Design ex2_1, start of the top module:
module ex2_1 (
	      input 		 clk, rst, validi,
	      input [31:0] 	 data_in,
	      output logic 	 valido, 
	      output logic [31:0] data_out
	      );
For scale: about 7300 cells after synthesis, roughly 170 flip-flops, roughly 68 I/O pins, about 0.060 sq mm of cells after synthesis.
make LEC_CHECK=0 CAP_MARGIN=10 CELL_PAD_IN_SITES_DETAIL_PLACEMENT=2 CELL_PAD_IN_SITES_GLOBAL_PLACEMENT=2 CORE_MARGIN=9 CORE_UTILIZATION=17 CTS_CLUSTER_DIAMETER=77 CTS_CLUSTER_SIZE=25 GPL_ROUTABILITY_DRIVEN=1 GPL_TIMING_DRIVEN=0 MIN_ROUTING_LAYER=met2 PLACE_DENSITY_LB_ADDON=0.13 SLEW_MARGIN=20 TNS_END_PERCENT=85 finish   # period 8.27 ns
run.sh (not shown) runs the stock make flow with config.mk's settings and CLKGATE_MAP_FILE=.
The baseline produced a layout that fails on negative setup slack.
Change:
CELL_PAD_IN_SITES_DETAIL_PLACEMENT = unset   (was 2)
CELL_PAD_IN_SITES_GLOBAL_PLACEMENT = 0   (was 2)
CORE_MARGIN = 2   (was 9)
CTS_CLUSTER_SIZE = unset   (was 25)
GPL_ROUTABILITY_DRIVEN = unset   (was 1)
GPL_TIMING_DRIVEN = unset   (was 0)
HOLD_SLACK_MARGIN = 0.13   (was unset)
PLACE_DENSITY_LB_ADDON = 0.15   (was 0.13)
clock period = 7.17 ns   (was 8.27 ns; I/O delays follow)
After rerunning:
- The changed run produced a layout that fails on negative setup slack
- synthesized cell count does not change
- routed wire length drops by a quarter to a third
- cell area climbs by a few percent
- critical path depth climbs by 16
- via count drops by a few percent
- worst hold slack loses 9.4 ps
Change:
CAP_MARGIN = 20   (was 10)
CELL_PAD_IN_SITES_GLOBAL_PLACEMENT = unset   (was 0)
CORE_UTILIZATION = 14   (was 17)
CTS_CLUSTER_DIAMETER = unset   (was 77)
HOLD_SLACK_MARGIN = unset   (was 0.13)
MIN_ROUTING_LAYER = unset   (was met2)
PLACE_DENSITY_LB_ADDON = unset   (was 0.15)
TNS_END_PERCENT = unset   (was 85)
clock period = 13.6 ns   (was 7.17 ns; I/O delays follow)
With this change the flow went through all stages and came out clean.
Design area decreases by 13%.
Worst hold slack hardly moves.
Via count decreases by 31%.
Flip-flop count does not change.
Setup slack gets better by 3200 ps.
Wire length decreases by 25%.
Register-to-register slack gets better by 4700 ps.
Non-clock buffer count decreases by 888.


v6:
Starting RTL as in the previous note.
clock: 7.69 ns
lec_check: 0
abc_area: 0
cap_margin: 15
cell_pad_in_sites_global_placement: 0
core_margin: 2
core_utilization: 72
cts_cluster_diameter: 214
hold_slack_margin: -0.05
min_routing_layer: met1
setup_slack_margin: -0.59
slew_margin: 20
tns_end_percent: 85
v6: complete, dirty (negative setup slack)
Modified inputs, v18 compared to v6
- putting CORE_ASPECT_RATIO at 1.04 where nothing was set
- clearing ABC_AREA, which used to be 0
- putting PLACE_DENSITY_LB_ADDON at 0.15 where nothing was set
- clearing SETUP_SLACK_MARGIN, which used to be -0.59
- swapping 214 for 77 in CTS_CLUSTER_DIAMETER
- swapping 15 for 20 in CAP_MARGIN
- swapping 7.69 for 8.89 in the clock period (ns, I/O delays scaled along)
Results
| v18 | all stages done | FAIL | negative setup slack |
Comparing v6 and v18, site row count is lower on v6.
Final wirelength down about 2.1% in v18 wrt v6
Diff v6 -> v18: number of antenna diodes now sits lower; maximum fanout count along the critical path went up by 1; sequential share of layout area was more or less identical; worst setup slack increased 0.75 ns.
Input-level comparison between v8 and v18:
- CORE_UTILIZATION changed from 72 to 64
- CORE_ASPECT_RATIO removed (was 1.04)
- PLACE_DENSITY_LB_ADDON removed (was 0.15)
- HOLD_SLACK_MARGIN changed from -0.05 to 0.3
- the clock period (ns, I/O delays scaled along) changed from 8.89 to 9.11
==> results <==
- v8 finished all stages; however, its layout fails the closing checks, the failures being negative setup slack.
- Data required time of the worst path (higher): v8
- Diff v18 -> v8: wire length per cell shows a reduction of about 4%, multi-input gate share of the layout cell area shows an increase of 0.44 points.
#### Input delta (v59 over v8)
- CORE_UTILIZATION changed from 64 to 34
- CTS_CLUSTER_DIAMETER removed (was 77)
- HOLD_SLACK_MARGIN removed (was 0.3)
- CELL_PAD_IN_SITES_GLOBAL_PLACEMENT removed (was 0)
- TNS_END_PERCENT removed (was 85)
- MIN_ROUTING_LAYER removed (was met1)
- the clock period (ns, I/O delays scaled along) changed from 9.11 to 9.8
v59 ran to completion and came out clean on the timing, design-rule and antenna checks. Lower non-clock buffer contribution to total cell area goes to v59 over v8. In terms of clock latency on the worst-skew pair, v8 and v59 differ only marginally. v59 against v8; depth of the critical timing path with buffers and inverters included is down by a few percent. As far as net count after synthesis goes, v59 and v8 are indistinguishable; the numbers are identical. Sort v8 and v59 by area used by multi-input combinational logic, ascending, and v59 comes first. Of v8 and v59, the run reporting the lower clock-buffer cell count was v8.


ex2_1 again, from the RTL that the note above started with.
clock: 7.69 ns
lec_check: 0
abc_area: 1
cap_margin: 15
core_margin: 2
core_utilization: 72
cts_cluster_diameter: 225
hold_slack_margin: -0.09
place_density: 0.65
slew_margin: 20
The first run finished with negative setup slack left.
Rerun with:
==> flow/config.mk (replaced) <==
export PLATFORM = sky130hd
export DESIGN_NAME = ex2_1
export DESIGN_NICKNAME = ex2_1
export VERILOG_FILES = /design/flow/design.v
export SDC_FILE = /design/flow/constraint.sdc
export NUM_CORES = 4
export LEC_CHECK = 0
export CAP_MARGIN = 20
export CORE_MARGIN = 2
export CORE_UTILIZATION = 40
export SLEW_MARGIN = 20
==> flow/constraint.sdc (replaced) <==
create_clock -name core_clock -period 9.8 [get_ports {clk}]
set_input_delay 1.9600 -clock core_clock [delete_from_list [all_inputs] [get_ports {clk}]]
set_output_delay 1.9600 -clock core_clock [all_outputs]
set_load 0.01 [all_outputs]
- This time the run passed the timing, design-rule and antenna checks
- first-iteration DRC count is lower by a quarter to a third
- via count is lower by roughly a tenth
- clock-buffer cell count is lower by 2
